juniper:
## ALU
module ALU(
input clk,
input [15:0]a,b,
input [3*8:0] op,
output  reg [31:0]out
    );
Size in the first run: roughly 3100 cells after synthesis, ~32 flip-flops.
Settings: LEC_CHECK=0, ABC_AREA=1, CAP_MARGIN=20, CORE_MARGIN=2, CORE_UTILIZATION=70, CTS_CLUSTER_DIAMETER=190, CTS_CLUSTER_SIZE=93, PLACE_DENSITY=0.95, SLEW_MARGIN=20, TNS_END_PERCENT=15; clock period 28.0 ns.
run.sh (not shown) runs the stock make flow with config.mk's settings and CLKGATE_MAP_FILE=.
#### Input delta (violet over juniper)
Settings: CTS_CLUSTER_DIAMETER removed (was 190); CTS_CLUSTER_SIZE removed (was 93); PLACE_DENSITY removed (was 0.95); GPL_TIMING_DRIVEN newly set to 0; TNS_END_PERCENT removed (was 15); ABC_AREA removed (was 1); MAX_ROUTING_LAYER newly set to met4; PLACE_DENSITY_LB_ADDON newly set to 0.3; HOLD_SLACK_MARGIN newly set to 0.01; CORE_UTILIZATION changed from 70 to 40.
[summary]
- | routed wire length | violet vs juniper | worse |
- Flop share of the area sits lower in violet than in juniper.
- Routed length on met3 went up by a little under 10% going from juniper to violet.
- Floorplan die area of violet exceeds that of juniper by more than half.
- Number of hold buffers added after CTS: juniper vs violet identical
- No stage failed in violet, and the final checks on the layout all came back clean.
- Relative contribution of the clock network to total power was higher in the run labelled violet.
- Taking juniper as the reference, in violet yosys synthesis chip area lost about 0.8%; instance count of the mapped netlist moved down.

========
ALU again, from the RTL that the note above started with.
==> flow/config.mk <==
export PLATFORM = sky130hd
export DESIGN_NAME = ALU
export DESIGN_NICKNAME = ALU
export VERILOG_FILES = /design/flow/design.v
export SDC_FILE = /design/flow/constraint.sdc
export NUM_CORES = 4
export LEC_CHECK = 0
export ABC_AREA = 1
export CAP_MARGIN = 0
export CORE_ASPECT_RATIO = 0.58
export CORE_MARGIN = 2
export CORE_UTILIZATION = 56
export GPL_ROUTABILITY_DRIVEN = 1
export SLEW_MARGIN = 20
==> flow/constraint.sdc <==
create_clock -name core_clock -period 20.3 [get_ports {clk}]
set_input_delay 4.0600 -clock core_clock [delete_from_list [all_inputs] [get_ports {clk}]]
set_output_delay 4.0600 -clock core_clock [all_outputs]
set_load 0.01 [all_outputs]
The baseline ended with an error in global routing with DPL-0038.
Change:
- CORE_UTILIZATION: 56 -> 69
- CTS_CLUSTER_DIAMETER: not set -> 226
- CTS_CLUSTER_SIZE: not set -> 98
- PLACE_DENSITY_LB_ADDON: not set -> 0.26
- TNS_END_PERCENT: not set -> 30
- clock period: 20.3 -> 33.2 ns (I/O delays scaled with it)
The new run completed without violations.
Die size came out lower by about a fifth.
Synthesized area does not change.
Synthesized cell count is unchanged.
Change:
- CAP_MARGIN: 0 -> 20
- CORE_ASPECT_RATIO: 0.58 -> not set
- CORE_UTILIZATION: 69 -> 65
- CTS_CLUSTER_DIAMETER: 226 -> not set
- CTS_CLUSTER_SIZE: 98 -> not set
- GPL_ROUTABILITY_DRIVEN: 1 -> not set
- PLACE_DENSITY_LB_ADDON: 0.26 -> not set
- TNS_END_PERCENT: 30 -> not set
- clock period: 33.2 -> 18.8 ns (I/O delays scaled with it)
The changed run died in clock tree synthesis with DPL-0038.
Die area climbs by 5.8%.
Area after synthesis does not change.
Synthesized cell count is unchanged.
Change:
- ABC_AREA: 1 -> not set
- CORE_UTILIZATION: 65 -> 67
- CTS_CLUSTER_SIZE: not set -> 98
- clock period: 18.8 -> 35.4 ns (I/O delays scaled with it)
=>
- The changed run finished with timing, DRC and antenna clean
- synthesized cell count went down by 16%
- area after synthesis fell by 0.81%
- die size goes down by 3.7%
Change:
- CAP_MARGIN: 20 -> 5
- CTS_CLUSTER_SIZE: 98 -> not set
- SETUP_SLACK_MARGIN: not set -> 4.18
- clock period: 35.4 -> 28.0 ns (I/O delays scaled with it)
The new run never finished: it broke off in global routing; synthesized area is unchanged; synthesized cell count stays the same; die size is unchanged.
Power figures rest on the tool's default switching activity, not on a simulated workload.
